## config.mk

```make
export PLATFORM = sky130hd
export DESIGN_NAME = WorkingFinal
export DESIGN_NICKNAME = WorkingFinal
export VERILOG_FILES = /design/flow/design.v
export SDC_FILE = /design/flow/constraint.sdc
export NUM_CORES = 4
export LEC_CHECK = 0
export CAP_MARGIN = 20
export CORE_MARGIN = 2
export CORE_UTILIZATION = 40
export SETUP_SLACK_MARGIN = 1.82
export SLEW_MARGIN = 20
```

## constraint.sdc

```tcl
create_clock -name core_clock -period 29.0 [get_ports {clk}]
set_input_delay 5.8000 -clock core_clock [delete_from_list [all_inputs] [get_ports {clk}]]
set_output_delay 5.8000 -clock core_clock [all_outputs]
set_load 0.01 [all_outputs]
```

## design.v

```verilog
module DFF( input D ,input D1 ,output reg Q, input Write,input Write1, input Clk);
	always@(posedge Clk) 
	begin
	if(Write)
		begin
		Q<=D;
		end
	else if(Write1)
		begin
		Q<=D1;
		end
	else
		Q<=Q;
	end
endmodule
module Register(input[15:0] in_Reg,input[15:0] in_Reg1, output [15:0] out_Reg, input reg_Write,input reg_Write1, input Clk);
	DFF D0(in_Reg[0],in_Reg1[0],out_Reg[0],reg_Write,reg_Write1,Clk);
	DFF D1(in_Reg[1],in_Reg1[1],out_Reg[1],reg_Write,reg_Write1,Clk);
	DFF D2(in_Reg[2],in_Reg1[2],out_Reg[2],reg_Write,reg_Write1,Clk);
	DFF D3(in_Reg[3],in_Reg1[3],out_Reg[3],reg_Write,reg_Write1,Clk);
	DFF D4(in_Reg[4],in_Reg1[4],out_Reg[4],reg_Write,reg_Write1,Clk);
	DFF D5(in_Reg[5],in_Reg1[5],out_Reg[5],reg_Write,reg_Write1,Clk);
	DFF D6(in_Reg[6],in_Reg1[6],out_Reg[6],reg_Write,reg_Write1,Clk);
	DFF D7(in_Reg[7],in_Reg1[7],out_Reg[7],reg_Write,reg_Write1,Clk);
	DFF D8(in_Reg[8],in_Reg1[8],out_Reg[8],reg_Write,reg_Write1,Clk);
	DFF D9(in_Reg[9],in_Reg1[9],out_Reg[9],reg_Write,reg_Write1,Clk);
	DFF D10(in_Reg[10],in_Reg1[10],out_Reg[10],reg_Write,reg_Write1,Clk);
	DFF D11(in_Reg[11],in_Reg1[11],out_Reg[11],reg_Write,reg_Write1,Clk);
	DFF D12(in_Reg[12],in_Reg1[12],out_Reg[12],reg_Write,reg_Write1,Clk);
	DFF D13(in_Reg[13],in_Reg1[13],out_Reg[13],reg_Write,reg_Write1,Clk);
	DFF D14(in_Reg[14],in_Reg1[14],out_Reg[14],reg_Write,reg_Write1,Clk);
	DFF D15(in_Reg[15],in_Reg1[15],out_Reg[15],reg_Write,reg_Write1,Clk);
endmodule
module IRlt(input Clk, input [15:0] in_IR, input IR_Write, output [15:0] out_IR);
	Register IR(in_IR,16'd0,out_IR,IR_Write,1'b0,Clk);
endmodule
module Decoder3to8(DestReg, DecOut);
	input [2:0] DestReg;
	output reg [7:0] DecOut;
	always@(DestReg)
	casex(DestReg)
		3'b000: DecOut=8'b00000001;
		3'b001: DecOut=8'b00000010;
		3'b010: DecOut=8'b00000100;
		3'b011: DecOut=8'b00001000;
		3'b100: DecOut=8'b00010000;
		3'b101: DecOut=8'b00100000;
		3'b110: DecOut=8'b01000000;
		3'b111: DecOut=8'b10000000;
	endcase
endmodule
module Mux8to1(reg_Out1,reg_Out2,reg_Out3,reg_Out4,reg_Out5,reg_Out6,reg_Out7,reg_Out8,Bus,Src);
	input[15:0]reg_Out1,reg_Out2,reg_Out3,reg_Out4,reg_Out5,reg_Out6,reg_Out7,reg_Out8;
	input[2:0]Src;
	output reg [15:0]Bus;
	always@(reg_Out1,reg_Out2,reg_Out3,reg_Out4,reg_Out5,reg_Out6,reg_Out7,reg_Out8 ,Src)
	begin
	case(Src)
		3'b000:Bus=reg_Out1;
		3'b001:Bus=reg_Out2;
		3'b010:Bus=reg_Out3;
		3'b011:Bus=reg_Out4;
		3'b100:Bus=reg_Out5;
		3'b101:Bus=reg_Out6;
		3'b110:Bus=reg_Out7;
		3'b111:Bus=reg_Out8;
	endcase
	end
endmodule
module RegFile(SrcA, SrcB,SrcC, DestReg, WriteData,WriteData1, OutBusA, OutBusB,OutBusC,reg_Write,reg_Write1, Clk);
	input [2:0]SrcA, SrcB,SrcC, DestReg;
	input Clk,reg_Write,reg_Write1;
	input [15:0]WriteData,WriteData1;
	output[15:0]OutBusA, OutBusB,OutBusC;
	wire [7:0]DecOut,DecOut1,Array,Array1;
	wire [15:0]out_Reg1,out_Reg2,out_Reg3,out_Reg4,out_Reg5,out_Reg6,out_Reg7,out_Reg8;
	wire [2:0]out;
		Register R1(16'd1,WriteData1,out_Reg1,1'b1,1'b0,Clk);
		Register R2(16'd3,WriteData1,out_Reg2,1'b1,1'b0,Clk);
		Register R3(16'd4,WriteData1,out_Reg3,1'b1,1'b0,Clk);
		Register R4(16'd15,WriteData1,out_Reg4,1'b1,1'b0,Clk);
		Register R5(WriteData,WriteData1,out_Reg5,Array[4],Array1[4],Clk);
		Register R6(WriteData,WriteData1,out_Reg6,Array[5],Array1[5],Clk);
		Register R7(WriteData,WriteData1,out_Reg7,Array[6],Array1[6],Clk);
		Register R8(WriteData,WriteData1,out_Reg8,Array[7],Array1[7],Clk);
		Decoder3to8 dec(DestReg,DecOut);
		Decoder3to8 dec1(SrcA,DecOut1);
		and (Array1[0],DecOut1[0],reg_Write1);
		and (Array1[1],DecOut1[1],reg_Write1);
		and (Array1[2],DecOut1[2],reg_Write1);
		and (Array1[3],DecOut1[3],reg_Write1);
		and (Array1[4],DecOut1[4],reg_Write1);
		and (Array1[5],DecOut1[5],reg_Write1);
		and (Array1[6],DecOut1[6],reg_Write1);
		and (Array1[7],DecOut1[7],reg_Write1);
		and (Array[0],DecOut[0],reg_Write);
		and (Array[1],DecOut[1],reg_Write);
		and (Array[2],DecOut[2],reg_Write);
		and (Array[3],DecOut[3],reg_Write);
		and (Array[4],DecOut[4],reg_Write);
		and (Array[5],DecOut[5],reg_Write);
		and (Array[6],DecOut[6],reg_Write);
		and (Array[7],DecOut[7],reg_Write);
		Mux8to1 m(out_Reg1,out_Reg2,out_Reg3,out_Reg4,out_Reg5,out_Reg6,out_Reg7,out_Reg8,OutBusA,SrcA);
		Mux8to1 m1(out_Reg1,out_Reg2,out_Reg3,out_Reg4,out_Reg5,out_Reg6,out_Reg7,out_Reg8,OutBusB,SrcB);
		Mux8to1 m2(out_Reg1,out_Reg2,out_Reg3,out_Reg4,out_Reg5,out_Reg6,out_Reg7,out_Reg8,OutBusC,SrcC);
endmodule
module Mux2to1(input control, input[15:0] in0, input[15:0] in1, output reg[15:0] out);
always @ (in0 or in1 or control) begin
	case(control)
		1'b0: out=in0;
		1'b1: out=in1;
	endcase
end
endmodule
module Mux4to1(input[1:0] control, input[15:0] in0, input[15:0] in1, input[15:0] in2, input[15:0] in3, output reg[15:0] out);
always @ (control or in0 or in1 or in2 or in3) begin
	case(control)
		2'b00: out=in0;
		2'b01: out=in1;
		2'b10: out=in2;
		2'b11: out=in3;
	endcase
end
endmodule
module Mux4to1_3bit(input [2:0]Src1,input [2:0]Src2, input [1:0]index,output reg [2:0]out);
	always@(Src1,Src2,index)
	begin
	case(index)
		2'b00:out=Src1;
		2'b10:out=Src2;
		2'b01:out=Src1;
		2'b11:out=Src1;
endcase
end
endmodule
module Mux5to1(input[2:0] control, input[15:0] in0, input[15:0] in1, input[15:0] in2, input[15:0] in3, input[15:0] in4, output reg[15:0] out);
always @ (control or in0 or in1 or in2 or in3 or in4) begin
	case(control)
		3'b000: out=in0;
		3'b001: out=in1;
		3'b010: out=in2;
		3'b011: out=in3;
		3'b100: out=in4;
		default: out=0;
	endcase
end
endmodule
module Sext6b(input[5:0] in, output reg[15:0] out);
	always @ (in)
		out = {in[5],in[5],in[5],in[5],in[5],in[5],in[5],in[5],in[5],in[5],in[5],in};
endmodule
module Sext3b(input[2:0] in, output reg[15:0] out);
	always @ (in)
		out = {in[2],in[2],in[2],in[2],in[2],in[2],in[2],in[2],in[2],in[2],in[2],in[2],in[2],in};
endmodule
module Zext6b(input[5:0] in, output reg[15:0] out);
	always @ (in)
		out = {1'b0,1'b0,1'b0,1'b0,1'b0,1'b0,1'b0,1'b0,1'b0,1'b0,in};
endmodule
module shiftconcat (input[15:0] in1, input[11:0] in2, output reg[15:0] out);
reg[11:0] temp;
always @ (in1,in2) begin
	out = {in1[15:13],in2,1'b0};
end
endmodule 
module shift1 (input[15:0] in, output[15:0]  out);
	assign out=in<<1;
endmodule
module ALU(input[3:0] aluop, input[15:0] A, input[15:0] B, input[15:0] C, output reg [15:0] LO, output reg[15:0] HI, output reg NZ);
	wire[15:0] out1; wire[15:0] out2;
	always @ (aluop,A,B,C) begin
		HI=0;
		LO=0;
		NZ=0;
		case(aluop)
			4'b0000: LO=A+B+C;
			4'b0001: LO=A-B-C;
			4'b0010: LO=A+B-C;
			4'b0011: begin
						if (C==16'd0) begin
							LO=16'hffff;
							HI=B;
						end
						else begin
							LO=B/C; 
							HI=B%C;
						end
					 end
			4'b0100: LO=A+B+C;
			4'b0101: LO=A<<C;
			4'b0110: LO=A>>C;
			4'b0111: LO=$signed(A)>>>C;
			4'b1000: LO=C+A;
			4'b1001: LO=C+A;
			4'b1010: begin
						if (A!=B)
							NZ=1;
						end
			4'b1011: LO = A|C;
			4'b1100: LO = A+C; 
			4'b1101: LO = B+C;  
			4'b1111: LO = A+B;
			default: ;
		endcase
	end
endmodule
module ctrlckt(input clk,
input reset,
input [3:0] opcode,
output reg w1,
output reg w2,
output reg pcwritecond,
output reg pcwrite,
output reg iord,
output reg memread,
output reg memwrite,
output reg [1:0] memtoreg,
output reg irwrite,
output reg A,
output reg B,
output reg [2:0] C,
output reg [1:0] pcsource,
output reg [3:0] aluop,
output reg ccpcinit,
output reg [3:0]opcodereg,
output reg [2:0]curstate);
always@(posedge clk)
	begin
	if(reset) begin
		curstate<=3'b000;
		w1<=1'b0;
		w2<=1'b0;
		pcwritecond<=1'b0;
		pcwrite<=1'b0;
		iord<=1'b0;
		memread<=1'b0;
		memwrite<=1'b0;
		memtoreg<=2'b00;
		irwrite<=1'b0;
		A<=1'b0;
		B<=1'b0;
		C<=3'b000;
		pcsource<=2'b00;
		aluop<=4'b0000;
		ccpcinit<=1;
	end
	else begin
		ccpcinit<=0;
		if(curstate==3'b000)
			begin
			curstate<=3'b001;
			w1<=1'b0;
			w2<=1'b0;
			pcwritecond<=1'b0;
			pcwrite<=1'b1;
			iord<=1'b0;
			memread<=1'b1;
			memwrite<=1'b0;
			memtoreg<=2'b00;
			irwrite<=1'b1;
			A<=1'b0;
			B<=1'b0;
			C<=3'b000;
			pcsource<=2'b00;
			aluop<=4'b1111;  
		end
		else if(curstate==3'b001)
			begin
			opcodereg<=opcode;
			curstate<=3'b010;
			w1<=1'b0;
			w2<=1'b0;
			pcwritecond<=1'b0;
			pcwrite<=1'b0;
			iord<=1'b0;
			memread<=1'b0;
			memwrite<=1'b0;
			memtoreg<=2'b00;
			irwrite<=1'b0;
			A<=1'b0;
			B<=1'b0;
			C<=3'b001;
			pcsource<=2'b00;
			aluop<=4'b1100;  
		end
		else if(curstate==3'b010)
			begin
				if(opcode==4'b0000)
				begin
					curstate<=3'b011;
					w1<=1'b0;
					w2<=1'b0;
					pcwritecond<=1'b0;
					pcwrite<=1'b0;
					iord<=1'b0;
					memread<=1'b0;
					memwrite<=1'b0;
					memtoreg<=2'b00;
					irwrite<=1'b0;
					A<=1'b1;
					B<=1'b1;
					C<=3'b000;
					pcsource<=2'b00;
					aluop<=4'b0000;
				end
				else if(opcode==4'b0001)
				begin
					curstate<=3'b011;
					w1<=1'b0;
					w2<=1'b0;
					pcwritecond<=1'b0;
					pcwrite<=1'b0;
					iord<=1'b0;
					memread<=1'b0;
					memwrite<=1'b0;
					memtoreg<=2'b00;
					irwrite<=1'b0;
					A<=1'b1;
					B<=1'b1;
					C<=3'b000;
					pcsource<=2'b00;
					aluop<=4'b0001;
				end
				else if (opcode==4'b0010)
				begin
					curstate<=3'b011;
					w1<=1'b0;
					w2<=1'b0;
					pcwritecond<=1'b0;
					pcwrite<=1'b0;
					iord<=1'b0;
					memread<=1'b0;
					memwrite<=1'b0;
					memtoreg<=2'b00;
					irwrite<=1'b0;
					A<=1'b1;
					B<=1'b1;
					C<=3'b000;
					pcsource<=2'b00;
					aluop<=4'b0010;
				end
				else if (opcode==4'b0011)
				begin
					curstate<=3'b011;
					w1<=1'b0;
					w2<=1'b0;
					pcwritecond<=1'b0;
					pcwrite<=1'b0;
					iord<=1'b0;
					memread<=1'b0;
					memwrite<=1'b0;
					memtoreg<=2'b00;
					irwrite<=1'b0;
					A<=1'b1;
					B<=1'b1;
					C<=3'b000;
					pcsource<=2'b00;
					aluop<=4'b0011;
				end
				else if(opcode == 4'b0100)
				begin
					curstate<=3'b011;
					w1<=1'b0;
					w2<=1'b0;
					pcwritecond<=1'b0;
					pcwrite<=1'b0;
					iord<=1'b0;
					memread<=1'b0;
					memwrite<=1'b0;
					memtoreg<=2'b00;
					irwrite<=1'b0;
					A<=1'b1;
					B<=1'b1;
					C<=3'b011;
					pcsource<=2'b00;
					aluop<=4'b0100;
				end
				else if(opcode==4'b0101)
				begin
					curstate<=3'b011;
					w1<=1'b0;
					w2<=1'b0;
					pcwritecond<=1'b0;
					pcwrite<=1'b0;
					iord<=1'b0;
					memread<=1'b0;
					memwrite<=1'b0;
					memtoreg<=2'b00;
					irwrite<=1'b0;
					A<=1'b1;
					B<=1'b1;
					C<=3'b011;
					pcsource<=2'b00;
					aluop<=4'b0101;
				end
				else if (opcode==4'b0110)
				begin
					curstate<=3'b011;
					w1<=1'b0;
					w2<=1'b0;
					pcwritecond<=1'b0;
					pcwrite<=1'b0;
					iord<=1'b0;
					memread<=1'b0;
					memwrite<=1'b0;
					memtoreg<=2'b00;
					irwrite<=1'b0;
					A<=1'b1;
					B<=1'b1;
					C<=3'b011;
					pcsource<=2'b00;
					aluop<=4'b0110;
				end
				else if (opcode == 4'b0111)
				begin
					curstate<=3'b011;
					w1<=1'b0;
					w2<=1'b0;
					pcwritecond<=1'b0;
					pcwrite<=1'b0;
					iord<=1'b0;
					memread<=1'b0;
					memwrite<=1'b0;
					memtoreg<=2'b00;
					irwrite<=1'b0;
					A<=1'b1;
					B<=1'b1;
					C<=3'b011;
					pcsource<=2'b00;
					aluop<=4'b0111;
				end
				else if (opcode==4'b1000)
				begin
					curstate<=3'b011;
					w1<=1'b0;
					w2<=1'b0;
					pcwritecond<=1'b0;
					pcwrite<=1'b0;
					iord<=1'b0;
					memread<=1'b0;
					memwrite<=1'b0;
					memtoreg<=2'b00;
					irwrite<=1'b0;
					A<=1'b1;
					B<=1'b0;
					C<=3'b010;
					pcsource<=2'b00;
					aluop<=4'b1000;
				end
				else if(opcode==4'b1001)
				begin
					curstate<=3'b011;
					w1<=1'b0;
					w2<=1'b0;
					pcwritecond<=1'b0;
					pcwrite<=1'b0;
					iord<=1'b0;
					memread<=1'b0;
					memwrite<=1'b0;
					memtoreg<=2'b00;
					irwrite<=1'b0;
					A<=1'b1;
					B<=1'b0;
					C<=3'b010;
					pcsource<=2'b00;
					aluop<=4'b1001;
				end
				else if (opcode==4'b1010)
				begin
					curstate<=3'b000;
					w1<=1'b0;
					w2<=1'b0;
					pcwritecond<=1'b1;
					pcwrite<=1'b0;
					iord<=1'b0;
					memread<=1'b0;
					memwrite<=1'b0;
					memtoreg<=2'b00;
					irwrite<=1'b0;
					A<=1'b1;
					B<=1'b1;
					C<=3'b010;
					pcsource<=2'b10;
					aluop<=4'b1010;
				end
				else if(opcode==4'b1011)
				begin
					curstate<=3'b011;
					w1<=1'b0;
					w2<=1'b0;
					pcwritecond<=1'b0;
					pcwrite<=1'b0;
					iord<=1'b0;
					memread<=1'b0;
					memwrite<=1'b0;
					memtoreg<=2'b00;
					irwrite<=1'b0;
					A<=1'b1;
					B<=1'b0;
					C<=3'b100;
					pcsource<=2'b00;
					aluop<=4'b1011;
				end
				else if(opcode==4'b1100)
				begin
					curstate<=3'b000;
					w1<=1'b0;
					w2<=1'b0;
					pcwritecond<=1'b0;
					pcwrite<=1'b1;
					iord<=1'b0;
					memread<=1'b0;
					memwrite<=1'b0;
					memtoreg<=2'b00;
					irwrite<=1'b0;
					A<=1'b1;
					B<=1'b0;
					C<=3'b010;
					pcsource<=2'b01;
					aluop<=4'b1100;
				end
				else if(opcode == 4'b1101)
				begin
					curstate<=3'b000;
					w1<=1'b1;
					w2<=1'b0;
					pcwritecond<=1'b0;
					pcwrite<=1'b1;
					iord<=1'b0;
					memread<=1'b0;
					memwrite<=1'b0;
					memtoreg<=2'b10;
					irwrite<=1'b0;
					A<=1'b1;
					B<=1'b0;
					C<=3'b010;
					pcsource<=2'b00;
					aluop<=4'b1100;
				end		
			end
		else if (curstate==3'b011)	
			begin
				if(opcode==4'b0000)
				begin
					curstate<=3'b000;
					w1<=1'b1;
					w2<=1'b0;
					pcwritecond<=1'b0;
					pcwrite<=1'b0;
					iord<=1'b0;
					memread<=1'b0;
					memwrite<=1'b0;
					memtoreg<=2'b01;
					irwrite<=1'b0;
					A<=1'b0;
					B<=1'b0;
					C<=3'b000;
					pcsource<=2'b00;
					aluop<=4'b1110;
				end	
				else if (opcode==4'b0001)
				begin
					curstate<=3'b000;
					w1<=1'b1;
					w2<=1'b0;
					pcwritecond<=1'b0;
					pcwrite<=1'b0;
					iord<=1'b0;
					memread<=1'b0;
					memwrite<=1'b0;
					memtoreg<=2'b01;
					irwrite<=1'b0;
					A<=1'b0;
					B<=1'b0;
					C<=3'b000;
					pcsource<=2'b00;
					aluop<=4'b1110;
				end
				else if(opcode == 4'b0010)
				begin
					curstate<=3'b000;
					w1<=1'b1;
					w2<=1'b0;
					pcwritecond<=1'b0;
					pcwrite<=1'b0;
					iord<=1'b0;
					memread<=1'b0;
					memwrite<=1'b0;
					memtoreg<=2'b01;
					irwrite<=1'b0;
					A<=1'b0;
					B<=1'b0;
					C<=3'b000;
					pcsource<=2'b00;
					aluop<=4'b1110;
				end
				else if(opcode==4'b0011)
				begin
					curstate<=3'b000;
					w1<=1'b1;
					w2<=1'b1;
					pcwritecond<=1'b0;
					pcwrite<=1'b0;
					iord<=1'b0;
					memread<=1'b0;
					memwrite<=1'b0;
					memtoreg<=2'b01;
					irwrite<=1'b0;
					A<=1'b0;
					B<=1'b0;
					C<=3'b000;
					pcsource<=2'b00;
					aluop<=4'b1110;
				end
				else if(opcode==4'b0100)
				begin
					curstate<=3'b000;
					w1<=1'b1;
					w2<=1'b0;
					pcwritecond<=1'b0;
					pcwrite<=1'b0;
					iord<=1'b0;
					memread<=1'b0;
					memwrite<=1'b0;
					memtoreg<=2'b01;
					irwrite<=1'b0;
					A<=1'b1;
					B<=1'b0;
					C<=3'b100;
					pcsource<=2'b00;
					aluop<=4'b1110;
				end
				else if(opcode==4'b0101)
				begin
					curstate<=3'b000;
					w1<=1'b1;
					w2<=1'b0;
					pcwritecond<=1'b0;
					pcwrite<=1'b0;
					iord<=1'b0;
					memread<=1'b0;
					memwrite<=1'b0;
					memtoreg<=2'b01;
					irwrite<=1'b0;
					A<=1'b1;
					B<=1'b0;
					C<=3'b100;
					pcsource<=2'b00;
					aluop<=4'b1110;
				end
				else if(opcode==4'b0110)
				begin
					curstate<=3'b000;
					w1<=1'b1;
					w2<=1'b0;
					pcwritecond<=1'b0;
					pcwrite<=1'b0;
					iord<=1'b0;
					memread<=1'b0;
					memwrite<=1'b0;
					memtoreg<=2'b01;
					irwrite<=1'b0;
					A<=1'b1;
					B<=1'b0;
					C<=3'b100;
					pcsource<=2'b00;
					aluop<=4'b1110;
				end
				else if(opcode==4'b0111)
				begin
					curstate<=3'b000;
					w1<=1'b1;
					w2<=1'b0;
					pcwritecond<=1'b0;
					pcwrite<=1'b0;
					iord<=1'b0;
					memread<=1'b0;
					memwrite<=1'b0;
					memtoreg<=2'b01;
					irwrite<=1'b0;
					A<=1'b1;
					B<=1'b0;
					C<=3'b100;
					pcsource<=2'b00;
					aluop<=4'b1110;
				end
				else if(opcode==4'b1000)
				begin
					curstate<=3'b100;
					w1<=1'b0;
					w2<=1'b0;
					pcwritecond<=1'b0;
					pcwrite<=1'b0;
					iord<=1'b1;
					memread<=1'b1;
					memwrite<=1'b0;
					memtoreg<=2'b00;
					irwrite<=1'b0;
					A<=1'b0;
					B<=1'b0;
					C<=3'b100;
					pcsource<=2'b00;
					aluop<=4'b1110;
				end
				else if(opcode==4'b1001)
				begin
					curstate<=3'b000;
					w1<=1'b0;
					w2<=1'b0;
					pcwritecond<=1'b0;
					pcwrite<=1'b0;
					iord<=1'b1;
					memread<=1'b0;
					memwrite<=1'b1;
					memtoreg<=2'b00;
					irwrite<=1'b0;
					A<=1'b1;
					B<=1'b0;
					C<=3'b100;
					pcsource<=2'b00;
					aluop<=4'b1110;
					opcodereg<=opcode;
				end
				else if(opcode==4'b1011)
				begin
					curstate<=3'b000;
					w1<=1'b1;
					w2<=1'b0;
					pcwritecond<=1'b0;
					pcwrite<=1'b0;
					iord<=1'b0;
					memread<=1'b0;
					memwrite<=1'b0;
					memtoreg<=2'b01;
					irwrite<=1'b0;
					A<=1'b0;
					B<=1'b0;
					C<=3'b000;
					pcsource<=2'b00;
					aluop<=4'b1110;
				end
			end
		else if (curstate==3'b100) begin
			if(opcode==4'b1000)
			begin
				curstate<=3'b000;
				w1<=1'b1;
				w2<=1'b0;
				pcwritecond<=1'b0;
				pcwrite<=1'b0;
				iord<=1'b0;
				memread<=1'b0;
				memwrite<=1'b0;
				memtoreg<=2'b00;
				irwrite<=1'b0;
				A<=1'b0;
				B<=1'b0;
				C<=3'b000;
				pcsource<=2'b00;
				aluop<=4'b1110;
			end	
		end
	end	
end
endmodule
module WorkingFinal(input clk, input reset, input wire[15:0] mem_rdata, output wire[15:0] mem_addr, output wire[15:0] mem_wdata, output wire mem_we, output wire halt);
	wire[15:0] MemOut, IRout, AluOutLo, AluOutHi, ALUInA, ALUInB, ALUInC, PCin, PCout, MemAddr, OutBusB, DMRout, RegWD1;
	wire ccpcwrite, ccirwrite, ccA, ccB, ccw1;
	wire[2:0] ccC, RFinB, curstate;
	wire[3:0] opcodereg, ccaluop;
	wire[15:0] LOout,Bout, RegWD2,OutBusA,OutBusC,Aout,Cout,PCSrcIn1,AluSrcCIn1,AluSrcCIn2,AluSrcCIn3,AluSrcCIn4;
	wire wNZ, wire1, PCwrite1,ccw2,ccpcwritecond,cciord,ccmemread,ccmemwrite,ccpcinit;
	wire[1:0] ccpcsource,ccmemtoreg;
	ctrlckt  cc (clk,reset,IRout[15:12],ccw1,ccw2,ccpcwritecond,ccpcwrite,cciord,ccmemread,ccmemwrite,ccmemtoreg,ccirwrite,ccA,ccB,ccC,ccpcsource,ccaluop,ccpcinit,opcodereg,curstate);
	and(wire1,ccpcwritecond,wNZ);
	or(PCwrite1,wire1,ccpcwrite);
	Register PC (PCin,16'd0,PCout,PCwrite1,ccpcinit,clk);
	Mux2to1 IorD (cciord,PCout,LOout,MemAddr);
	assign mem_addr = MemAddr;
	assign mem_wdata = Bout;
	assign mem_we = ccmemwrite;
	assign MemOut = mem_rdata;
	assign halt = (curstate == 3'b010) && (IRout[15:13] == 3'b111);
	IRlt ir1(clk,MemOut,ccirwrite,IRout);
	Register DMR(MemOut,16'd0,DMRout,1'b1,1'b0,clk);
	Mux4to1 MemToReg(ccmemtoreg,DMRout,LOout,PCout,16'd1,RegWD1);
	Mux4to1_3bit m4to13bit (IRout[5:3],IRout[11:9],IRout[15:14],RFinB);
	RegFile rfile1 (IRout[8:6],RFinB,IRout[2:0],IRout[11:9],RegWD1,RegWD2,OutBusA,OutBusB,OutBusC,ccw1,ccw2,clk);
	Register RegAluSrcA(OutBusA,16'd0,Aout,1'b1,1'b0,clk);
	Register RegAluSrcB(OutBusB,16'd0,Bout,1'b1,1'b0,clk);
	Register RegAluSrcC(OutBusC,16'd0,Cout,1'b1,1'b0,clk);
	shiftconcat conc (PCout,IRout[11:0],PCSrcIn1);
	Sext6b s6b (IRout[5:0], AluSrcCIn2);
	shift1 sh1 (AluSrcCIn2,AluSrcCIn1);
	Sext3b s3b (IRout[2:0], AluSrcCIn3);
	Zext6b z6b (IRout[5:0],AluSrcCIn4);
	Mux2to1 AluSrcA(ccA, PCout, Aout, ALUInA);
	Mux2to1 AluSrcB(ccB, 16'd2, Bout,ALUInB);
	Mux5to1 AluSrcC(ccC, Cout, AluSrcCIn1, AluSrcCIn2, AluSrcCIn3, AluSrcCIn4, ALUInC);
	ALU alu (ccaluop, ALUInA,ALUInB,ALUInC, AluOutLo,AluOutHi,wNZ);
	Register HI(AluOutHi,16'd0,RegWD2,1'b1,ccpcinit,clk);
	Register LO(AluOutLo,16'd0,LOout,1'b1,ccpcinit,clk);
	Mux4to1 PCSrc (ccpcsource,AluOutLo,PCSrcIn1,LOout,16'd1,PCin);
endmodule
```

## run.sh

```bash
#!/bin/bash
# the make line also repeats each setting of config.mk as NAME=value (left out here)
make -C /OpenROAD-flow-scripts/flow DESIGN_CONFIG=/design/flow/config.mk WORK_HOME=/design/flow/orfs CLKGATE_MAP_FILE= finish
```

==> results of run 1 <==
-- through the flow --
step	cell area, sq um	setup slack [ns]	utilization
6_report	28500	2.44	0.484
5_1_grt	28500	1.32	0.484
4_1_cts	26800	1.83	0.455
3_5_place_dp	25400	-0.584	0.432
3_3_place_gp	25400	-0.255	0.431
2_1_floorplan	23800	1.86	-
-- per-layer routing --
layer	vias to the layer above	global-route usage	routed length, microns
met5	-	0	41
met4	6	0.124	4650
met3	214	0.0480	9700
met2	1271	0.516	46600
met1	12300	0.479	46600
li1	11400	-	-
-- layout make-up --
cell class	count	area, sq um	area share
Multi-Input combinational cell	2467	18400	0.647
Sequential cell	238	5730	0.201
Timing Repair Buffer	252	2110	0.0740
Tap cell	773	967	0.0339
Clock buffer	29	629	0.0221
Inverter	119	447	0.0157
Clock inverter	12	186	0.00654
Antenna cell	2	5.00	0.000176
-- repair_timing --
action	CTS	global route
setup endpoints to repair	20	20
cloned	1	3
gates resized	94	205
pin swaps	20	120
setup buffers	19	76
==> impl_metrics.env, run 1 <==
# flow metrics
export IMPL_cts_hold_repair_buffers=0
export IMPL_groute_usage_overall=0.337
export IMPL_maxSlewViolCount=0
export IMPL_endpoint_kind="register"
export IMPL_timing_slew_headroom=0.176
export IMPL_slowest_delay_ns=0.58
export IMPL_die_area_sq_um=61400
export IMPL_ys_async_sr_fraction=0
export IMPL_worstPathMaxFanout=8
export IMPL_cpLargestDelayFamily="AND-OR/OR-AND gates"
export IMPL_post_synth_most_frequent_cells="a21oi_1 (288), nor2_1 (280), nand2_1 (272), ha_1 (198), o21ai_0 (155)"
export IMPL_yosys_cells=2990
export IMPL_synth_yosys_chip_area_sq_um=23800
export IMPL_final_cells=3892
export IMPL_setup_crit_end="HI.D3.Q$_SDFF_PN0_"
export IMPL_holdCritPathClass="register to register"
export IMPL_drt_first_iter_violations=2951
export IMPL_cp_startpoint="RegAluSrcC.D9.Q$_DFF_P_"
export IMPL_seq_area_frac_synth=0.241
export IMPL_worstMarginPinSlew_ns=1.24
export IMPL_routed_wl_microns=108000
export IMPL_detailed_place_hpwl_microns=82400
export IMPL_htreeDepth=1
export IMPL_top_cell_area_share=0.121
export IMPL_route_detailed_drc=0
export IMPL_design_portCount=52
export IMPL_max_clock_freq_ghz=0.0377
export IMPL_min_period_over_period=0.916
export IMPL_maximum_clock_skew_at_final_layout_ns=0.0146
export IMPL_routed_via_density=6.48
export IMPL_top_cells_by_area="edfxtp_1 (12%), dfxtp_1 (12%), ha_1 (10%)"
export IMPL_worstHoldStart="cc.pcwritecond$_SDFFE_PP0P_"
export IMPL_grt_antenna_before_repair=7
export IMPL_report_final_hold_viol_count=0
export IMPL_crit_path_top_delay_cell="or4_4"
export IMPL_whs_endpoint="cc.pcwritecond$_SDFFE_PP0P_"
export IMPL_net_count_after_synthesis=3225
export IMPL_finalWorstPathRequiredPeriod_ns=26.56
export IMPL_reg2reg_slack_ns=2.44
export IMPL_nNetsFinal=3336
export IMPL_cp_required_ns=29.40
export IMPL_clkTransAtPathRegs_ns=0.07
export IMPL_grt_max_degree=39
export IMPL_synth_top_cell_by_count="a21oi_1"
export IMPL_warnings=30
export IMPL_worstSetupPathDepth=131
export IMPL_cell_count_after_placement=3750
export IMPL_port_buffer_count=51
export IMPL_cts_buffers=23
export IMPL_fillers=5651
export IMPL_synth_cellmix_simpleShare=0.200
export IMPL_cp_arrival_ns=26.96
export IMPL_aoi_share=0.280
export IMPL_placeableCoreArea_sq_um=58900
export IMPL_routed_via_count=25200
export IMPL_cts_sink_count=238
export IMPL_firstDrtPassIters=6
export IMPL_first_global_vias=23100
export IMPL_post_synth_cell_area_avg_sq_um=7.94
export IMPL_place_congestion=0.983
export IMPL_rr_worst_depth=131
export IMPL_r2r_end="HI.D3.Q$_SDFF_PN0_"
export IMPL_clock_tree_buffer_depth=3
export IMPL_synthMuxAreaShare=0.0666
export IMPL_drt_antenna_violating_nets=0
export IMPL_grt_overflow=0
export IMPL_cp_start_kind="register"
export IMPL_setup_repair_after_global_routing_missed_its_margin="no"
export IMPL_worst_setup_path_type="register to register"
export IMPL_fin_tns_setup_ns=0
export IMPL_root_buffer="clkbuf_16"
export IMPL_hold_depth=1
export IMPL_path_common_cell="ha_4"
export IMPL_synthXorXnorAreaFrac=0.0439
export IMPL_wl_per_cell_microns=27.6
export IMPL_cts_tree="done"
export IMPL_ys_dominant_reg_cell="dfxtp_1"
export IMPL_cap_violations=0
export IMPL_ys_flops=238
export IMPL_synth_warnings=13
export IMPL_synth_adder_area_share=0.120
export IMPL_clkLatencyLatePin_ns=0.52
export IMPL_synthDistinctLibCells=98
export IMPL_path_buffers=15
export IMPL_number_of_flops_mapped_to_enable_cells_by_yosys=96
export IMPL_min_hold_slack_ns=0.454
export IMPL_synth_area_leader_cell="edfxtp_1"
export IMPL_die_size_y_microns=248
export IMPL_mappedNetlistArea_sq_um=23800
export IMPL_initial_utilization=0.403
export IMPL_setup_viol=0
export IMPL_worst_r2r_startpoint="RegAluSrcC.D9.Q$_DFF_P_"
export IMPL_outcome="no timing/DRC/antenna violations"
export IMPL_areaGrowthSynthToFinish_pct=20.0
export IMPL_die_width_microns=248
export IMPL_first_pass_grt_wire_length_microns=154000
export IMPL_synthesis_instances=2990
export IMPL_floorplan_rows=89
export IMPL_yosys_dominant_comb_family="AND-OR/OR-AND gates"
==> run 2, diff against run 1 <==
Settings changed: ABC_AREA from default to 1, CORE_UTILIZATION 40 to 72, CTS_CLUSTER_DIAMETER from default to 398, CTS_CLUSTER_SIZE from default to 98, PLACE_DENSITY from default to 0.41, SETUP_SLACK_MARGIN 1.82 to 3.06.
Clock period 29.0 ns to 31.4 ns, I/O delays scaled along.
==> run 2 against run 1 <==
Effect of this change: the flow now stops in global routing (5_1_grt); synthesized cell count grew 11%; die size shrank 46%; synthesized area shrank 4.7%.
==> impl_metrics.env, run 2 <==
# flow metrics
export IMPL_synthMuxAreaShare=0.000442
export IMPL_number_of_flops_mapped_to_enable_cells_by_yosys=96
export IMPL_grt_overflow=57
export IMPL_synth_adder_area_share=0.126
export IMPL_place_congestion=1.14
export IMPL_initial_utilization=0.736
export IMPL_synthDistinctLibCells=70
export IMPL_die_width_microns=181
export IMPL_cts_hold_repair_buffers=0
export IMPL_cts_sink_count=238
export IMPL_die_size_y_microns=181
export IMPL_port_buffer_count=51
export IMPL_net_count_after_synthesis=3564
export IMPL_placeableCoreArea_sq_um=30700
export IMPL_seq_area_frac_synth=0.253
export IMPL_last_flow_stage_reached="global routing (5_1_grt)"
export IMPL_yosys_dominant_comb_family="simple AND/OR/NAND/NOR gates"
export IMPL_synth_area_leader_cell="nand2_1"
export IMPL_error_line="[ERROR GRT-0232] Routing congestion too high. Check the congestion heatmap in the GUI."
export IMPL_synthXorXnorAreaFrac=0.0317
export IMPL_synth_yosys_chip_area_sq_um=22600
export IMPL_synthesis_instances=3329
export IMPL_die_area_sq_um=32900
export IMPL_design_portCount=52
export IMPL_synth_warnings=13
export IMPL_top_cells_by_area="nand2_1 (13%), edfxtp_1 (13%), dfxtp_1 (13%)"
export IMPL_place_area_sq_um=23300
export IMPL_post_synth_most_frequent_cells="nand2_1 (789), inv_1 (462), o21ai_0 (322), nor2_1 (209), ha_1 (198)"
export IMPL_clock_tree_buffer_depth=3
export IMPL_mappedNetlistArea_sq_um=22600
export IMPL_ys_flops=238
export IMPL_top_cell_area_share=0.131
export IMPL_aoi_share=0.210
export IMPL_groute_usage_overall=0.724
export IMPL_ys_async_sr_fraction=0
export IMPL_yosys_cells=3329
export IMPL_cts_buffers=6
export IMPL_post_synth_cell_area_avg_sq_um=6.80
export IMPL_detailed_place_hpwl_microns=64200
export IMPL_synth_top_cell_by_count="nand2_1"
export IMPL_dpl_worst_slack_ns=-0.829
export IMPL_synth_cellmix_simpleShare=0.275
export IMPL_root_buffer="clkbuf_16"
export IMPL_floorplan_rows=64
export IMPL_ys_dominant_reg_cell="dfxtp_1"
export IMPL_htreeDepth=1
export IMPL_outcome="stopped before the end"
## run 2: what timing repair did
item,4_1_cts
gates resized,49
endpoints found under the setup margin,20
pin swaps,12
endpoints found under the hold margin,0
setup buffers,30
## run 2: metal layers
metal	global-route usage	overflow
met5	0.367	0
met4	0.631	13
met3	0.589	1
met2	0.887	40
met1	0.742	3
## run 2: stage by stage
stage               hold slack (ns)  instances
floorplan                     0.419       3329
global placement              0.429       3695
detailed placement            0.448       3695
CTS                           0.471       3733
==> run 3, diff against run 2 <==
Settings changed: ABC_AREA 1 to 0, CAP_MARGIN 20 to 10, CELL_PAD_IN_SITES_DETAIL_PLACEMENT from default to 0, CELL_PAD_IN_SITES_GLOBAL_PLACEMENT from default to 1, CTS_CLUSTER_DIAMETER 398 to 47, CTS_CLUSTER_SIZE 98 to 80, GPL_ROUTABILITY_DRIVEN from default to 1, HOLD_SLACK_MARGIN from default to 0.05, PLACE_DENSITY 0.41 to 0.65, SETUP_SLACK_MARGIN 3.06 to -1.68, SLEW_MARGIN 20 to 10.
Clock period 31.4 ns to 60.2 ns, I/O delays scaled along.
==> run 3 against run 2 <==
Effect of this change: the run fails in global placement without I/O (3_1_place_gp_skip_io); synthesized area up 5.0%; synthesized cell count down 10%; die size up 4.8%.
==> impl_metrics.env, run 3 <==
# flow metrics
export IMPL_outcome="stopped before the end"
export IMPL_post_synth_most_frequent_cells="a21oi_1 (288), nor2_1 (280), nand2_1 (272), ha_1 (198), o21ai_0 (155)"
export IMPL_synth_adder_area_share=0.120
export IMPL_ys_dominant_reg_cell="dfxtp_1"
export IMPL_error_line="[ERROR GPL-0301] Utilization 110.584 % exceeds 100%."
export IMPL_synth_warnings=13
export IMPL_ys_flops=238
export IMPL_yosys_dominant_comb_family="AND-OR/OR-AND gates"
export IMPL_aoi_share=0.280
export IMPL_synth_cellmix_simpleShare=0.200
export IMPL_top_cell_area_share=0.121
export IMPL_last_flow_stage_reached="global placement without I/O (3_1_place_gp_skip_io)"
export IMPL_synthesis_instances=2990
export IMPL_number_of_flops_mapped_to_enable_cells_by_yosys=96
export IMPL_synthMuxAreaShare=0.0666
export IMPL_synth_area_leader_cell="edfxtp_1"
export IMPL_post_synth_cell_area_avg_sq_um=7.94
export IMPL_ys_async_sr_fraction=0
export IMPL_synth_top_cell_by_count="a21oi_1"
export IMPL_initial_utilization=0.730
export IMPL_placeableCoreArea_sq_um=32500
export IMPL_synthXorXnorAreaFrac=0.0439
export IMPL_mappedNetlistArea_sq_um=23800
export IMPL_die_size_y_microns=186
export IMPL_synthDistinctLibCells=98
export IMPL_top_cells_by_area="edfxtp_1 (12%), dfxtp_1 (12%), ha_1 (10%)"
export IMPL_die_area_sq_um=34500
export IMPL_net_count_after_synthesis=3225
export IMPL_seq_area_frac_synth=0.241
export IMPL_floorplan_rows=66
export IMPL_yosys_cells=2990
export IMPL_die_width_microns=186
export IMPL_synth_yosys_chip_area_sq_um=23800
==> run 4, diff against run 3 <==
Settings changed: ABC_AREA 0 to 1, CAP_MARGIN 10 to 20, CELL_PAD_IN_SITES_DETAIL_PLACEMENT 0 to default, CELL_PAD_IN_SITES_GLOBAL_PLACEMENT 1 to default, CORE_UTILIZATION 72 to 64, CTS_CLUSTER_DIAMETER 47 to default, CTS_CLUSTER_SIZE 80 to default, GPL_ROUTABILITY_DRIVEN 1 to default, HOLD_SLACK_MARGIN 0.05 to default, PLACE_DENSITY 0.65 to 0.36, SETUP_SLACK_MARGIN -1.68 to 3.89, SLEW_MARGIN 10 to 20.
Clock period 60.2 ns to 32.2 ns, I/O delays scaled along.
==> run 4 against run 3 <==
Effect of this change: synthesized area is 4.7% lower; synthesized cell count is 11% higher; die size is 7.0% higher; now fails the layout checks on capacitance limit, slew limit.
==> impl_metrics.env, run 4 <==
# flow metrics
export IMPL_r2r_end="HI.D6.Q$_SDFF_PN0_"
export IMPL_synthesis_instances=3329
export IMPL_synth_area_leader_cell="nand2_1"
export IMPL_drt_first_iter_violations=4678
export IMPL_place_congestion=1.09
export IMPL_top_cells_by_area="nand2_1 (13%), edfxtp_1 (13%), dfxtp_1 (13%)"
export IMPL_die_area_sq_um=36900
export IMPL_die_width_microns=192
export IMPL_route_detailed_drc=0
export IMPL_final_area_sq_um=26400
export IMPL_warnings=32
export IMPL_routed_via_density=6.88
export IMPL_ys_flops=238
export IMPL_max_clock_freq_ghz=0.0345
export IMPL_worstSetupPathDepth=224
export IMPL_root_buffer="clkbuf_16"
export IMPL_path_common_cell="nand2_2"
export IMPL_drt_antenna_violating_nets=0
export IMPL_initial_utilization=0.652
export IMPL_design_portCount=52
export IMPL_yosys_cells=3329
export IMPL_die_size_y_microns=192
export IMPL_htreeDepth=1
export IMPL_worst_setup_path_type="register to register"
export IMPL_final_core_util=0.762
export IMPL_worstHoldStart="cc.aluop[9]$_DFF_P_"
export IMPL_report_final_hold_viol_count=0
export IMPL_groute_usage_overall=0.482
export IMPL_worstMarginPinSlew_ns=1.75
export IMPL_rr_worst_depth=224
export IMPL_post_synth_cell_area_avg_sq_um=6.80
export IMPL_whs_endpoint="cc.aluop[9]$_DFF_P_"
export IMPL_routed_wl_microns=101000
export IMPL_cpLargestDelayFamily="simple AND/OR/NAND/NOR gates"
export IMPL_synthXorXnorAreaFrac=0.0317
export IMPL_fillers=2441
export IMPL_clock_tree_buffer_depth=3
export IMPL_seq_area_frac_synth=0.253
export IMPL_cts_tree="done"
export IMPL_min_period_over_period=0.901
export IMPL_cts_hold_repair_buffers=0
export IMPL_cts_buffers=20
export IMPL_first_global_vias=23600
export IMPL_top_cell_area_share=0.131
export IMPL_cp_startpoint="cc.B$_SDFFE_PP0P_"
export IMPL_setup_repair_after_global_routing_missed_its_margin="no"
export IMPL_port_buffer_count=51
export IMPL_nNetsFinal=3699
export IMPL_floorplan_rows=68
export IMPL_setup_crit_end="HI.D6.Q$_SDFF_PN0_"
export IMPL_synth_yosys_chip_area_sq_um=22600
export IMPL_slowest_delay_ns=0.49
export IMPL_wl_per_cell_microns=25.6
export IMPL_path_buffers=26
export IMPL_fin_tns_setup_ns=0
export IMPL_yosys_dominant_comb_family="simple AND/OR/NAND/NOR gates"
export IMPL_synth_top_cell_by_count="nand2_1"
export IMPL_net_count_after_synthesis=3564
export IMPL_failed_layout_checks="capacitance limit, slew limit"
export IMPL_min_hold_slack_ns=0.469
export IMPL_finalWorstPathRequiredPeriod_ns=29.02
export IMPL_endpoint_kind="register"
export IMPL_reg2reg_slack_ns=3.18
export IMPL_aoi_share=0.210
export IMPL_number_of_flops_mapped_to_enable_cells_by_yosys=96
export IMPL_cts_sink_count=238
export IMPL_cp_arrival_ns=29.40
export IMPL_outcome="complete, but fails checks"
export IMPL_maximum_clock_skew_at_final_layout_ns=0.0152
export IMPL_clkLatencyLatePin_ns=0.52
export IMPL_grt_overflow=0
export IMPL_post_synth_most_frequent_cells="nand2_1 (789), inv_1 (462), o21ai_0 (322), nor2_1 (209), ha_1 (198)"
export IMPL_crit_path_top_delay_cell="ha_1"
export IMPL_place_area_sq_um=23400
export IMPL_clkTransAtPathRegs_ns=0.07
export IMPL_synth_cellmix_simpleShare=0.275
export IMPL_setup_viol=0
export IMPL_worst_r2r_startpoint="cc.B$_SDFFE_PP0P_"
export IMPL_grt_antenna_before_repair=5
export IMPL_detailed_place_hpwl_microns=68100
export IMPL_mappedNetlistArea_sq_um=22600
export IMPL_ys_dominant_reg_cell="dfxtp_1"
export IMPL_routed_via_count=27100
export IMPL_cap_violations=2
export IMPL_maxSlewViolCount=7
export IMPL_synth_warnings=13
export IMPL_holdCritPathClass="register to register"
export IMPL_firstDrtPassIters=11
export IMPL_areaGrowthSynthToFinish_pct=16.9
export IMPL_first_pass_grt_wire_length_microns=135000
export IMPL_cp_start_kind="register"
export IMPL_cp_required_ns=32.58
export IMPL_grt_max_degree=51
export IMPL_worstPathMaxFanout=16
export IMPL_synthDistinctLibCells=70
export IMPL_timing_slew_headroom=-0.177
export IMPL_synthMuxAreaShare=0.000442
export IMPL_synth_adder_area_share=0.126
export IMPL_ys_async_sr_fraction=0
export IMPL_placeableCoreArea_sq_um=34700
export IMPL_hold_depth=2
[run 4: what timing repair did]
action	in CTS	in global routing
gates cloned	0	10
pin swaps	12	125
resized	39	256
setup endpoints to repair	20	20
buffers inserted	24	103
[run 4: per-layer routing]
metal | vias to the layer above | GRT usage | wire, microns
met1 | 12200 | 0.606 | 34200
met2 | 2590 | 0.733 | 40700
met4 | 8 | 0.326 | 9850
met3 | 793 | 0.113 | 15900
met5 | - | 0 | 77
li1 | 11500 | - | -
[run 4: per-stage QoR]
stage	setup slack (ns)	instances
after floorplan	5.97	3329
after global placement	2.04	3759
after detailed placement	0.251	3759
after CTS	3.89	3819
after global routing	1.47	3935
final	3.18	3936
[run 4: layout make-up]
cell class,count,area (sq um),area share
clock buffer,25,551,0.0208
timing repair inverter,3,18.8,0.000710
clock inverter,11,110,0.00416
sequential,238,5740,0.217
tap,455,569,0.0215
multi-input combinational,2504,15800,0.597
antenna,3,7.51,0.000284
timing repair buffer,213,1840,0.0695
inverter,484,1840,0.0696
==> run 5, diff against run 4 <==
Settings changed: CAP_MARGIN 20 to 10, CELL_PAD_IN_SITES_DETAIL_PLACEMENT from default to 0, CELL_PAD_IN_SITES_GLOBAL_PLACEMENT from default to 0, CORE_MARGIN 2 to 3, CORE_UTILIZATION 64 to 70, CTS_CLUSTER_SIZE from default to 80, GPL_ROUTABILITY_DRIVEN from default to 0, HOLD_SLACK_MARGIN from default to 0.05, MAX_ROUTING_LAYER from default to met4, PLACE_DENSITY 0.36 to 0.6, SETUP_SLACK_MARGIN 3.89 to default, SLEW_MARGIN 20 to 10.
Clock period 32.2 ns to 29.7 ns, I/O delays scaled along.
==> run 5 against run 4 <==
Effect of this change: the layout still fails its checks (capacitance limit, slew limit); sequential share of layout area rose by 0.90 points; count of clock-buffer cells in the layout rose by 4; routed wire length fell by 13%; clock skew rose by 0.0050 ns; register-to-register slack got worse by 2.0 ns; worst setup slack got worse by 2.0 ns; worst hold slack improved by 0.016 ns; fmax rose by 1.9%; synthesized area did not move; via count fell by 4.5%; critical path type unchanged; largest cell class unchanged.
==> impl_metrics.env, run 5 <==
# flow metrics
export IMPL_report_final_hold_viol_count=0
export IMPL_fin_tns_setup_ns=0
export IMPL_min_period_over_period=0.959
export IMPL_clkTransAtPathRegs_ns=0.07
export IMPL_cpLargestDelayFamily="simple AND/OR/NAND/NOR gates"
export IMPL_worstHoldStart="cc.aluop[5]$_DFF_P_"
export IMPL_ys_async_sr_fraction=0
export IMPL_placeableCoreArea_sq_um=31700
export IMPL_clock_tree_buffer_depth=3
export IMPL_hold_depth=2
export IMPL_groute_usage_overall=0.482
export IMPL_cap_violations=1
export IMPL_aoi_share=0.210
export IMPL_grt_util_met1=0.576
export IMPL_final_area_sq_um=25400
export IMPL_maximum_clock_skew_at_final_layout_ns=0.0202
export IMPL_detailed_place_hpwl_microns=62800
export IMPL_grt_antenna_before_repair=2
export IMPL_rr_worst_depth=243
export IMPL_route_detailed_drc=0
export IMPL_yosys_dominant_comb_family="simple AND/OR/NAND/NOR gates"
export IMPL_synth_warnings=13
export IMPL_grt_util_met2=0.708
export IMPL_ys_flops=238
export IMPL_endpoint_kind="register"
export IMPL_yosys_cells=3329
export IMPL_synthDistinctLibCells=70
export IMPL_worstMarginPinSlew_ns=1.74
export IMPL_routed_wl_microns=87900
export IMPL_synth_yosys_chip_area_sq_um=22600
export IMPL_cp_start_kind="register"
export IMPL_timing_slew_headroom=-0.169
export IMPL_design_portCount=52
export IMPL_post_synth_cell_area_avg_sq_um=6.80
export IMPL_number_of_flops_mapped_to_enable_cells_by_yosys=96
export IMPL_grtUsageMet3=0.129
export IMPL_routed_via_count=25800
export IMPL_maxSlewViolCount=4
export IMPL_first_global_vias=23200
export IMPL_setup_viol=0
export IMPL_ys_dominant_reg_cell="dfxtp_1"
export IMPL_htreeDepth=1
export IMPL_place_area_sq_um=23400
export IMPL_die_width_microns=186
export IMPL_slowest_delay_ns=0.40
export IMPL_cts_buffers=22
export IMPL_worstSetupPathDepth=243
export IMPL_r2r_end="HI.D15.Q$_SDFF_PN0_"
export IMPL_top_cells_by_area="nand2_1 (13%), edfxtp_1 (13%), dfxtp_1 (13%)"
export IMPL_synth_cellmix_simpleShare=0.275
export IMPL_firstDrtPassIters=12
export IMPL_warnings=32
export IMPL_drt_first_iter_violations=4493
export IMPL_routed_via_density=6.74
export IMPL_clkLatencyLatePin_ns=0.52
export IMPL_die_area_sq_um=34500
export IMPL_cp_startpoint="cc.C[2]$_DFF_P_"
export IMPL_synthesis_instances=3329
export IMPL_synthXorXnorAreaFrac=0.0317
export IMPL_cts_sink_count=238
export IMPL_worst_setup_path_type="register to register"
export IMPL_first_pass_grt_wire_length_microns=126000
export IMPL_finalWorstPathRequiredPeriod_ns=28.49
export IMPL_grt_overflow=0
export IMPL_cp_arrival_ns=28.92
export IMPL_drt_antenna_violating_nets=0
export IMPL_crit_path_top_delay_cell="dfxtp_2"
export IMPL_mappedNetlistArea_sq_um=22600
export IMPL_final_core_util=0.801
export IMPL_port_buffer_count=51
export IMPL_grt_busiest_layer="met2"
export IMPL_failed_layout_checks="capacitance limit, slew limit"
export IMPL_max_clock_freq_ghz=0.0351
export IMPL_worstPathMaxFanout=13
export IMPL_outcome="complete, but fails checks"
export IMPL_die_size_y_microns=186
export IMPL_initial_utilization=0.714
export IMPL_top_cell_area_share=0.131
export IMPL_net_count_after_synthesis=3564
export IMPL_post_synth_most_frequent_cells="nand2_1 (789), inv_1 (462), o21ai_0 (322), nor2_1 (209), ha_1 (198)"
export IMPL_areaGrowthSynthToFinish_pct=12.2
export IMPL_nNetsFinal=3648
export IMPL_wl_per_cell_microns=22.9
export IMPL_cp_required_ns=30.13
export IMPL_synth_top_cell_by_count="nand2_1"
export IMPL_reg2reg_slack_ns=1.21
export IMPL_whs_endpoint="cc.aluop[5]$_DFF_P_"
export IMPL_root_buffer="clkbuf_16"
export IMPL_path_common_cell="nand2_1"
export IMPL_worst_r2r_startpoint="cc.C[2]$_DFF_P_"
export IMPL_setup_crit_end="HI.D15.Q$_SDFF_PN0_"
export IMPL_holdCritPathClass="register to register"
export IMPL_synthMuxAreaShare=0.000442
export IMPL_floorplan_rows=65
export IMPL_grt_max_degree=51
export IMPL_path_buffers=15
export IMPL_synth_adder_area_share=0.126
export IMPL_seq_area_frac_synth=0.253
export IMPL_synth_area_leader_cell="nand2_1"
export IMPL_cts_tree="done"
## run 5: area by class of cell
| type | count | area [sq um] |
|---|---|---|
| inverters | 484 | 1840 |
| diodes | 3 | 7.51 |
| clock buffers | 29 | 671 |
| clock inverters | 10 | 62.6 |
| repair inverters | 3 | 18.8 |
| well taps | 402 | 503 |
| multi-input cells | 2502 | 15200 |
| fillers | 2232 | 6320 |
| flip-flops and latches | 238 | 5740 |
| repair buffers | 162 | 1370 |
## run 5: what timing repair did
| item | CTS | global route |
|---|---|---|
| gates cloned | 0 | 7 |
| pin swaps | 1 | 60 |
| setup endpoints to repair | 18 | 20 |
| setup buffers | 1 | 79 |
| hold buffers | 0 | 0 |
| resized | 9 | 134 |
## run 5: metal layers
metal  wire length, microns  part of all wire  up-vias
met4                   8740              0.10        0
li1                       -                 -    11400
met2                  36000              0.41     2392
met5                      0                 0        -
met1                  29600              0.34    11400
met3                  13500              0.15      662
## run 5: metrics by stage
stage | std cells | worst slack, ns | hold slack (ns)
4_1_cts | 3744 | 0.00550 | 0.476
3_5_place_dp | 3704 | -1.62 | 0.438
3_3_place_gp | 3704 | 0.311 | 0.432
6_report | 3833 | 1.21 | 0.485
5_1_grt | 3832 | -1.17 | 0.501
2_1_floorplan | 3329 | 3.47 | 0.419
==> run 6, diff against run 5 <==
Settings changed: CORE_UTILIZATION 70 to 66, MAX_ROUTING_LAYER met4 to default.
Clock period 29.7 ns to 27.0 ns, I/O delays scaled along.
==> run 6 against run 5 <==
Effect of this change: the layout fails its checks (capacitance limit, slew limit, setup timing); routed wire length grew 14%; flip-flop count is the same; cell count grew 3.5%; worst hold slack lost 0.023 ns; cell area grew 6.5%; register-to-register slack lost 4.1 ns; critical path type unchanged; largest cell class unchanged.
==> impl_metrics.env, run 6 <==
# flow metrics
export IMPL_min_period_over_period=1.11
export IMPL_yosys_cells=3329
export IMPL_cap_violations=2
export IMPL_rr_worst_depth=237
export IMPL_synth_cellmix_simpleShare=0.275
export IMPL_timing_slew_headroom=-0.0977
export IMPL_worst_r2r_startpoint="cc.C[4]$_DFF_P_"
export IMPL_holdCritPathClass="register to register"
export IMPL_mappedNetlistArea_sq_um=22600
export IMPL_cp_start_kind="register"
export IMPL_synth_adder_area_share=0.126
export IMPL_post_synth_cell_area_avg_sq_um=6.80
export IMPL_yosys_dominant_comb_family="simple AND/OR/NAND/NOR gates"
export IMPL_number_of_flops_mapped_to_enable_cells_by_yosys=96
export IMPL_synthMuxAreaShare=0.000442
export IMPL_reg2reg_slack_ns=-2.93
export IMPL_cp_startpoint="cc.C[4]$_DFF_P_"
export IMPL_slowest_delay_ns=0.77
export IMPL_fillers=2270
export IMPL_synthDistinctLibCells=70
export IMPL_die_width_microns=191
export IMPL_routed_via_density=6.89
export IMPL_worstPathMaxFanout=8
export IMPL_report_final_hold_viol_count=0
export IMPL_finalWorstPathRequiredPeriod_ns=29.93
export IMPL_groute_usage_overall=0.445
export IMPL_die_size_y_microns=191
export IMPL_floorplan_rows=67
export IMPL_design_portCount=52
export IMPL_clock_tree_buffer_depth=3
export IMPL_warnings=33
export IMPL_die_area_sq_um=36500
export IMPL_cts_sink_count=238
export IMPL_synth_warnings=13
export IMPL_first_global_vias=23300
export IMPL_cpLargestDelayFamily="simple AND/OR/NAND/NOR gates"
export IMPL_cp_arrival_ns=30.32
export IMPL_maximum_clock_skew_at_final_layout_ns=0.0284
export IMPL_worstMarginPinSlew_ns=1.63
export IMPL_synthXorXnorAreaFrac=0.0317
export IMPL_ys_flops=238
export IMPL_post_synth_most_frequent_cells="nand2_1 (789), inv_1 (462), o21ai_0 (322), nor2_1 (209), ha_1 (198)"
export IMPL_path_common_cell="nand2_2"
export IMPL_worst_setup_path_type="register to register"
export IMPL_drt_antenna_violating_nets=0
export IMPL_worstSetupPathDepth=237
export IMPL_port_buffer_count=51
export IMPL_net_count_after_synthesis=3564
export IMPL_root_buffer="clkbuf_16"
export IMPL_grt_max_degree=51
export IMPL_whs_endpoint="cc.aluop[5]$_DFF_P_"
export IMPL_cts_tree="done"
export IMPL_grt_overflow=0
export IMPL_route_detailed_drc=0
export IMPL_placeableCoreArea_sq_um=33700
export IMPL_setup_crit_end="HI.D9.Q$_SDFF_PN0_"
export IMPL_dpl_worst_slack_ns=-1.56
export IMPL_areaGrowthSynthToFinish_pct=19.5
export IMPL_top_cells_by_area="nand2_1 (13%), edfxtp_1 (13%), dfxtp_1 (13%)"
export IMPL_synthesis_instances=3329
export IMPL_crit_path_top_delay_cell="o31ai_4"
export IMPL_clkLatencyLatePin_ns=0.54
export IMPL_ys_dominant_reg_cell="dfxtp_1"
export IMPL_drt_first_iter_violations=5342
export IMPL_final_critical_path_setup_slack_ns=-2.93
export IMPL_clkTransAtPathRegs_ns=0.07
export IMPL_max_clock_freq_ghz=0.0334
export IMPL_routed_via_count=27300
export IMPL_synth_area_leader_cell="nand2_1"
export IMPL_routed_wl_microns=100000
export IMPL_final_core_util=0.802
export IMPL_r2r_end="HI.D9.Q$_SDFF_PN0_"
export IMPL_synth_top_cell_by_count="nand2_1"
export IMPL_grt_antenna_before_repair=8
export IMPL_ys_async_sr_fraction=0
export IMPL_firstDrtPassIters=17
export IMPL_first_pass_grt_wire_length_microns=127000
export IMPL_endpoint_kind="register"
export IMPL_synth_yosys_chip_area_sq_um=22600
export IMPL_detailed_place_hpwl_microns=63500
export IMPL_maxSlewViolCount=5
export IMPL_fin_tns_setup_ns=-52.21
export IMPL_setup_viol=20
export IMPL_path_buffers=19
export IMPL_initial_utilization=0.672
export IMPL_htreeDepth=1
export IMPL_setup_repair_after_global_routing_missed_its_margin="yes"
export IMPL_worstHoldStart="cc.aluop[5]$_DFF_P_"
export IMPL_top_cell_area_share=0.131
export IMPL_failed_layout_checks="capacitance limit, slew limit, setup timing"
export IMPL_cts_buffers=23
export IMPL_outcome="complete, but fails checks"
export IMPL_hold_depth=2
export IMPL_wl_per_cell_microns=25.3
export IMPL_seq_area_frac_synth=0.253
export IMPL_aoi_share=0.210
export IMPL_cp_required_ns=27.39
export IMPL_nNetsFinal=3732
run 6: layout make-up:
class                      count  area, sq um  share of cell area
antenna                        4         10.0            0.000370
inverter                     484         1840              0.0680
clock buffer                  36          676              0.0250
timing repair buffer         248         2110              0.0780
sequential                   238         5730               0.212
clock inverter                 6         38.8             0.00143
tap                          448          561              0.0207
multi-input combinational   2500        16100               0.594
timing repair inverter         2         12.5            0.000463
run 6: timing repair:
item / 4_1_cts / 5_1_grt
pin swaps: 8 / 214
gates resized: 38 / 338
endpoints found under the setup margin: 18 / 20
hold endpoints to repair: 0 / 0
gates cloned: 0 / 3
hold buffers: 0 / 0
setup buffers: 26 / 94
run 6: per-stage QoR:
stage / std cells / hold slack [ns] / cell area (sq um)
after floorplan: 3329 / 0.419 / 22600
after global placement: 3797 / 0.427 / 23800
after detailed placement: 3797 / 0.443 / 23800
after CTS: 3865 / 0.459 / 24800
after global routing: 3965 / 0.470 / 27000
final: 3966 / 0.462 / 27000
run 6: routing by layer:
metal	share of wire	vias to the layer above	global-route usage	wire (microns)
met5	0.0054	-	0	543
met4	0.11	23	0.310	10900
met3	0.17	956	0.120	16800
met2	0.40	2601	0.700	40100
met1	0.32	12200	0.529	31800
li1	-	11600	-	-
==> run 7, diff against run 6 <==
Settings changed: CAP_MARGIN 10 to 20, CELL_PAD_IN_SITES_DETAIL_PLACEMENT 0 to default, CELL_PAD_IN_SITES_GLOBAL_PLACEMENT 0 to default, CORE_ASPECT_RATIO from default to 0.5, CORE_MARGIN 3 to 2, CORE_UTILIZATION 66 to 72, CTS_CLUSTER_DIAMETER from default to 375, CTS_CLUSTER_SIZE 80 to 95, GPL_ROUTABILITY_DRIVEN 0 to default, HOLD_SLACK_MARGIN 0.05 to default, PLACE_DENSITY 0.6 to 0.38, SETUP_SLACK_MARGIN from default to 0.66, SLEW_MARGIN 10 to 20, TNS_END_PERCENT from default to 5.
Clock period 27.0 ns to 9.84 ns, I/O delays scaled along.
==> run 7 against run 6 <==
Effect of this change: the flow now stops in global routing (5_1_grt); die size down 9.8%; synthesized cell count did not move; synthesized area did not move.
==> impl_metrics.env, run 7 <==
# flow metrics
export IMPL_placeableCoreArea_sq_um=30600
export IMPL_synth_cellmix_simpleShare=0.275
export IMPL_aoi_share=0.210
export IMPL_mappedNetlistArea_sq_um=22600
export IMPL_synth_area_leader_cell="nand2_1"
export IMPL_groute_usage_overall=0.935
export IMPL_htreeDepth=1
export IMPL_die_area_sq_um=33000
export IMPL_grt_overflow=1078
export IMPL_initial_utilization=0.739
export IMPL_synth_warnings=13
export IMPL_root_buffer="clkbuf_16"
export IMPL_detailed_place_hpwl_microns=71800
export IMPL_place_congestion=1.24
export IMPL_ys_flops=238
export IMPL_dpl_worst_slack_ns=-17.01
export IMPL_seq_area_frac_synth=0.253
export IMPL_yosys_cells=3329
export IMPL_die_width_microns=255
export IMPL_synthDistinctLibCells=70
export IMPL_ys_dominant_reg_cell="dfxtp_1"
export IMPL_clock_tree_buffer_depth=3
export IMPL_number_of_flops_mapped_to_enable_cells_by_yosys=96
export IMPL_synthXorXnorAreaFrac=0.0317
export IMPL_synthMuxAreaShare=0.000442
export IMPL_cts_hold_repair_buffers=0
export IMPL_last_flow_stage_reached="global routing (5_1_grt)"
export IMPL_synth_top_cell_by_count="nand2_1"
export IMPL_post_synth_cell_area_avg_sq_um=6.80
export IMPL_outcome="stopped before the end"
export IMPL_port_buffer_count=51
export IMPL_synth_yosys_chip_area_sq_um=22600
export IMPL_post_synth_most_frequent_cells="nand2_1 (789), inv_1 (462), o21ai_0 (322), nor2_1 (209), ha_1 (198)"
export IMPL_net_count_after_synthesis=3564
export IMPL_design_portCount=52
export IMPL_die_size_y_microns=129
export IMPL_synth_adder_area_share=0.126
export IMPL_top_cells_by_area="nand2_1 (13%), edfxtp_1 (13%), dfxtp_1 (13%)"
export IMPL_cts_sink_count=238
export IMPL_yosys_dominant_comb_family="simple AND/OR/NAND/NOR gates"
export IMPL_floorplan_rows=45
export IMPL_top_cell_area_share=0.131
export IMPL_ys_async_sr_fraction=0
export IMPL_cts_buffers=6
export IMPL_error_line="[ERROR GRT-0232] Routing congestion too high. Check the congestion heatmap in the GUI."
export IMPL_synthesis_instances=3329
-- run 7: layer usage --
layer | GRT overflow | GRT usage
met1 | 85 | 0.883
met2 | 610 | 1.07
met3 | 100 | 0.843
met4 | 271 | 0.986
met5 | 12 | 0.704
-- run 7: what timing repair did --
item                       4_1_cts
setup endpoints to repair       36
hold endpoints to repair         0
pin swaps                       28
setup buffers                   13
resized                         39
gates cloned                     1
-- run 7: metrics by stage --
step	area (sq um)	instances
after floorplan	22900	3329
after global placement	27400	4232
after detailed placement	27400	4232
after CTS	27900	4254
